==> run D: inputs <==
==> flow/design.v <==
module hbridgecontroller(
input PCLK, 				 
input PRESERN, 				 
input PSEL, 				 
input PENABLE, 				 
output wire PREADY, 		 
output wire PSLVERR,		 
input PWRITE,				 
input [31:0] PADDR,			 
input wire [31:0] PWDATA,	 
output reg [31:0] PRDATA,	 
output reg motor1_pwm,
output reg motor2_pwm,
output reg [1:0] motor1_ctrl,
output reg [1:0] motor2_ctrl
); 
assign PSLVERR = 0;
assign PREADY = 1;
wire write_enable = (PENABLE && PWRITE && PSEL);
wire read_enable = (!PWRITE && PSEL); 
wire M1CTRL_WRITE = write_enable && (PADDR[15:0] == 16'h0000);
wire M1CTRL_READ = read_enable && (PADDR[15:0] == 16'h0000);
wire M2CTRL_WRITE = write_enable && (PADDR[15:0] == 16'h0004);
wire M2CTRL_READ = read_enable && (PADDR[15:0] == 16'h0004);
wire M1SPEED_WRITE = write_enable && (PADDR[15:0] == 16'h0008);
wire M1SPEED_READ = read_enable && (PADDR[15:0] == 16'h0008);
wire M2SPEED_WRITE = write_enable && (PADDR[15:0] == 16'h000c);
wire M2SPEED_READ = read_enable && (PADDR[15:0] == 16'h000c);
reg [31:0] counter;
parameter PWM_PERIOD = 200000;   
reg [31:0] M1_duty, M2_duty;
reg [31:0] M1_duty_v, M2_duty_v;
always @(posedge PCLK)
begin
    if (!PRESERN) counter = 0;
    else if (counter >= PWM_PERIOD) counter = 0;
    else counter = counter + 1;
    if (counter < M1_duty && M1_duty > (PWM_PERIOD >> 4)) motor1_pwm <= 1;
    else motor1_pwm <= 0;
    if (counter < M2_duty && M2_duty > (PWM_PERIOD >> 4)) motor2_pwm <= 1;
    else motor2_pwm <= 0;
end
always @(posedge PCLK)
begin
    M1_duty_v = M1_duty;
    M2_duty_v = M2_duty;
	if(!PRESERN)
	begin
        M1_duty_v = 0;
        M2_duty_v = 0;
        motor1_ctrl = 2'b10;
        motor2_ctrl = 2'b10;
    end
    if (M1CTRL_WRITE)
    begin
        if (PWDATA != 0) motor1_ctrl = 2'b01;
        else motor1_ctrl = 2'b10;
    end
    else if (M1CTRL_READ)
    begin
        if (motor1_ctrl == 2'b10) PRDATA = 1;
        else PRDATA = 0;
    end
    if (M2CTRL_WRITE)
    begin
        if (PWDATA != 0) motor2_ctrl = 2'b01;
        else motor2_ctrl = 2'b10;
    end
    else if (M2CTRL_READ)
    begin
        if (motor2_ctrl == 2'b10) PRDATA = 1;
        else PRDATA = 0;
    end
    else if (M1SPEED_WRITE) 
    begin
        M1_duty_v = (PWM_PERIOD * PWDATA[15:0]) >> 8;
        if (M1_duty_v > PWM_PERIOD) M1_duty_v = PWM_PERIOD;
    end
    else if (M1SPEED_READ) PRDATA = ( M1_duty_v / PWM_PERIOD );
    else if (M2SPEED_WRITE) 
    begin
        M2_duty_v = (PWM_PERIOD * PWDATA[15:0]) >> 8;
        if (M2_duty_v > PWM_PERIOD) M2_duty_v = PWM_PERIOD;
    end
    else if (M2SPEED_READ) PRDATA = ( M2_duty_v / PWM_PERIOD );
    M1_duty <= M1_duty_v;
    M2_duty <= M2_duty_v;
end
endmodule
==> flow/run.sh <==
#!/bin/bash
# the make line also repeats each setting of config.mk as NAME=value (left out here)
make -C /OpenROAD-flow-scripts/flow DESIGN_CONFIG=/design/flow/config.mk WORK_HOME=/design/flow/orfs CLKGATE_MAP_FILE= finish
==> flow/config.mk <==
export PLATFORM = sky130hd
export DESIGN_NAME = hbridgecontroller
export DESIGN_NICKNAME = hbridgecontroller
export VERILOG_FILES = /design/flow/design.v
export SDC_FILE = /design/flow/constraint.sdc
export NUM_CORES = 4
export LEC_CHECK = 0
export ABC_AREA = 1
export CAP_MARGIN = 20
export CORE_MARGIN = 2
export CORE_UTILIZATION = 72
export CTS_CLUSTER_DIAMETER = 374
export CTS_CLUSTER_SIZE = 99
export PLACE_DENSITY = 0.37
export SLEW_MARGIN = 20
export TNS_END_PERCENT = 5
==> flow/constraint.sdc <==
create_clock -name core_clock -period 5.42 [get_ports {PCLK}]
set_input_delay 1.0840 -clock core_clock [delete_from_list [all_inputs] [get_ports {PCLK}]]
set_output_delay 1.0840 -clock core_clock [all_outputs]
set_load 0.01 [all_outputs]
==> inputs of run X, as changes to run D <==
--- a/flow/config.mk
+++ b/flow/config.mk
@@ -8,9 +8,8 @@
 export ABC_AREA = 1
 export CAP_MARGIN = 20
 export CORE_MARGIN = 2
-export CORE_UTILIZATION = 72
-export CTS_CLUSTER_DIAMETER = 374
-export CTS_CLUSTER_SIZE = 99
-export PLACE_DENSITY = 0.37
+export CORE_UTILIZATION = 25
+export CTS_CLUSTER_DIAMETER = 386
+export CTS_CLUSTER_SIZE = 47
+export PLACE_DENSITY = 0.9
 export SLEW_MARGIN = 20
-export TNS_END_PERCENT = 5
==> flow/constraint.sdc (replaced) <==
create_clock -name core_clock -period 30.0 [get_ports {PCLK}]
set_input_delay 6.0000 -clock core_clock [delete_from_list [all_inputs] [get_ports {PCLK}]]
set_output_delay 6.0000 -clock core_clock [all_outputs]
set_load 0.01 [all_outputs]
==> inputs of run H, as changes to run D <==
==> flow/config.mk (replaced) <==
export PLATFORM = sky130hd
export DESIGN_NAME = hbridgecontroller
export DESIGN_NICKNAME = hbridgecontroller
export VERILOG_FILES = /design/flow/design.v
export SDC_FILE = /design/flow/constraint.sdc
export NUM_CORES = 4
export LEC_CHECK = 0
export CAP_MARGIN = 20
export CORE_MARGIN = 2
export CORE_UTILIZATION = 65
export CTS_CLUSTER_DIAMETER = 28
export SETUP_SLACK_MARGIN = 1.82
export SLEW_MARGIN = 20
==> flow/constraint.sdc (replaced) <==
create_clock -name core_clock -period 17.3 [get_ports {PCLK}]
set_input_delay 3.4600 -clock core_clock [delete_from_list [all_inputs] [get_ports {PCLK}]]
set_output_delay 3.4600 -clock core_clock [all_outputs]
set_load 0.01 [all_outputs]
==> inputs of run G, as changes to run D <==
==> flow/config.mk (replaced) <==
export PLATFORM = sky130hd
export DESIGN_NAME = hbridgecontroller
export DESIGN_NICKNAME = hbridgecontroller
export VERILOG_FILES = /design/flow/design.v
export SDC_FILE = /design/flow/constraint.sdc
export NUM_CORES = 4
export LEC_CHECK = 0
export CAP_MARGIN = 20
export CORE_MARGIN = 2
export CORE_UTILIZATION = 67
export CTS_CLUSTER_SIZE = 39
export SLEW_MARGIN = 20
==> flow/constraint.sdc (replaced) <==
create_clock -name core_clock -period 15.5 [get_ports {PCLK}]
set_input_delay 3.1000 -clock core_clock [delete_from_list [all_inputs] [get_ports {PCLK}]]
set_output_delay 3.1000 -clock core_clock [all_outputs]
set_load 0.01 [all_outputs]
==> results <==
Run status: run H no timing/DRC/antenna violations; run X no timing/DRC/antenna violations; run D did not finish; run G did not finish
Failing step: run H -; run X -; run D clock tree synthesis (4_1_cts); run G global routing (5_1_grt)
And-or/or-and share of the synthesized area: run H 0.275; run X 0.100; run D 0.100; run G 0.275
Remaining antenna violation count: run H 0; run X 0; run D -; run G -
Power share of the combinational group: run H 0.423; run X 0.401; run D -; run G -
Cell with the most instances after synthesis: run H sky130_fd_sc_hd__inv_1; run X sky130_fd_sc_hd__nand2_1; run D sky130_fd_sc_hd__nand2_1; run G sky130_fd_sc_hd__inv_1
Via/cell ratio: run H 7.03; run X 4.48; run D -; run G -
Met3 routed WL: run H 7400 um; run X 2980 um; run D -; run G -
Number of design rule violations left after detail routing: run H 0; run X 0; run D -; run G -
Number of warnings the tools reported: run H 58; run X 53; run D -; run G -
Startpoint of the lowest-slack hold path: run H PRDATA[18]; run X PRDATA[15]; run D -; run G -
Sw power: run H 0.489 mW; run X 0.255 mW; run D -; run G -
Flip-flop and latch area: run H 0.00268 sq mm; run X 0.00268 sq mm; run D -; run G -
DP Cell Count: run H 2,820; run X 3,488; run D 3,389; run G 3,162
Finished Cell Area: run H 0.0230 sq mm; run X 0.0199 sq mm; run D -; run G -
CTS Sinks: run H 134; run X 134; run D -; run G 134
Maximum vdd ir drop: run H 0.000123 V; run X 0.0000370 V; run D -; run G -
Mux area share: run H 0.0315; run X 0.00193; run D 0.00193; run G 0.0315
Class of the tightest hold or removal check: run H reg -> reg; run X reg -> reg; run D -; run G -

==> run a: inputs <==
RTL: the design.v shown in full above, as it stands there.
make LEC_CHECK=0 CAP_MARGIN=20 CELL_PAD_IN_SITES_DETAIL_PLACEMENT=1 CELL_PAD_IN_SITES_GLOBAL_PLACEMENT=3 CORE_MARGIN=2 CORE_UTILIZATION=40 HOLD_SLACK_MARGIN=0.23 PLACE_DENSITY_LB_ADDON=0.19 SLEW_MARGIN=20 TNS_END_PERCENT=50 finish   # period 30.0 ns
run.sh (not shown) runs the stock make flow with config.mk's settings and CLKGATE_MAP_FILE=.
==> run b (differences from run a) <==
- CELL_PAD_IN_SITES_DETAIL_PLACEMENT: 1 -> not set
- CELL_PAD_IN_SITES_GLOBAL_PLACEMENT: 3 -> not set
- HOLD_SLACK_MARGIN: 0.23 -> not set
- PLACE_DENSITY_LB_ADDON: 0.19 -> not set
- TNS_END_PERCENT: 50 -> not set
==> flow/constraint.sdc (replaced) <==
create_clock -name core_clock -period 24.5 [get_ports {PCLK}]
set_input_delay 4.9000 -clock core_clock [delete_from_list [all_inputs] [get_ports {PCLK}]]
set_output_delay 4.9000 -clock core_clock [all_outputs]
set_load 0.01 [all_outputs]
==> run c (differences from run a) <==
- CELL_PAD_IN_SITES_DETAIL_PLACEMENT: 1 -> not set
- CELL_PAD_IN_SITES_GLOBAL_PLACEMENT: 3 -> not set
- CORE_UTILIZATION: 40 -> 68
- CTS_CLUSTER_DIAMETER: not set -> 398
- CTS_CLUSTER_SIZE: not set -> 93
- HOLD_SLACK_MARGIN: 0.23 -> not set
- PLACE_DENSITY_LB_ADDON: 0.19 -> not set
- TNS_END_PERCENT: 50 -> not set
==> run d (differences from run a) <==
- CELL_PAD_IN_SITES_DETAIL_PLACEMENT: 1 -> not set
- CELL_PAD_IN_SITES_GLOBAL_PLACEMENT: 3 -> not set
- CORE_UTILIZATION: 40 -> 57
- HOLD_SLACK_MARGIN: 0.23 -> not set
- PLACE_DENSITY_LB_ADDON: 0.19 -> not set
- TNS_END_PERCENT: 50 -> not set
==> flow/constraint.sdc (replaced) <==
create_clock -name core_clock -period 13.6 [get_ports {PCLK}]
set_input_delay 2.7200 -clock core_clock [delete_from_list [all_inputs] [get_ports {PCLK}]]
set_output_delay 2.7200 -clock core_clock [all_outputs]
set_load 0.01 [all_outputs]
==> qor summary <==
quantity	run d	run c	run a	run b
Result of the run	finished with violations	complete, no violations	complete, no violations	complete, no violations
Layout check failures	negative setup slack	-	-	-
Leakage Power	10.80 nW	7.612 nW	7.603 nW	7.604 nW
DIE HEIGHT	178.5 um	163.8 um	212.3 um	212.3 um
Post-CTS Setup Inserts	16	0	0	0
Detailed-route wire length	63500 um	51210 um	58570 um	51470 um
VDD IR max	0.0001775 V	0.00008064 V	0.00003642 V	0.00002903 V
Wire length of the first global-routing pass	97090 um	83900 um	95350 um	84060 um
Tightest slew margin relative to the limit	38.98%	26.49%	27.87%	35.31%
Proportion of cell area spent on the clock network	2.549%	3.250%	2.996%	2.848%
Number of DRC markers after the initial detailed-route iteration	2229	2305	871	1106
Proportion of power drawn by the clock network	32.3%	32.9%	31.4%	31.4%
Iteration count of the initial detailed-routing pass	9	8	5	5
Clock-pin slew on the worst setup and hold paths	0.07 ns	0.09 ns	0.07 ns	0.06 ns
Standard cell with the maximum stage delay on the critical path	or4_4	nor2_4	o21ai_1	o21ai_1
Worst endpoint data arrival time	16.11 ns	24.54 ns	24.73 ns	22.87 ns
Multi-input combinational area share	59.54%	71.82%	70.72%	70.76%
Power figures rest on the tool's default switching activity, not on a simulated workload.
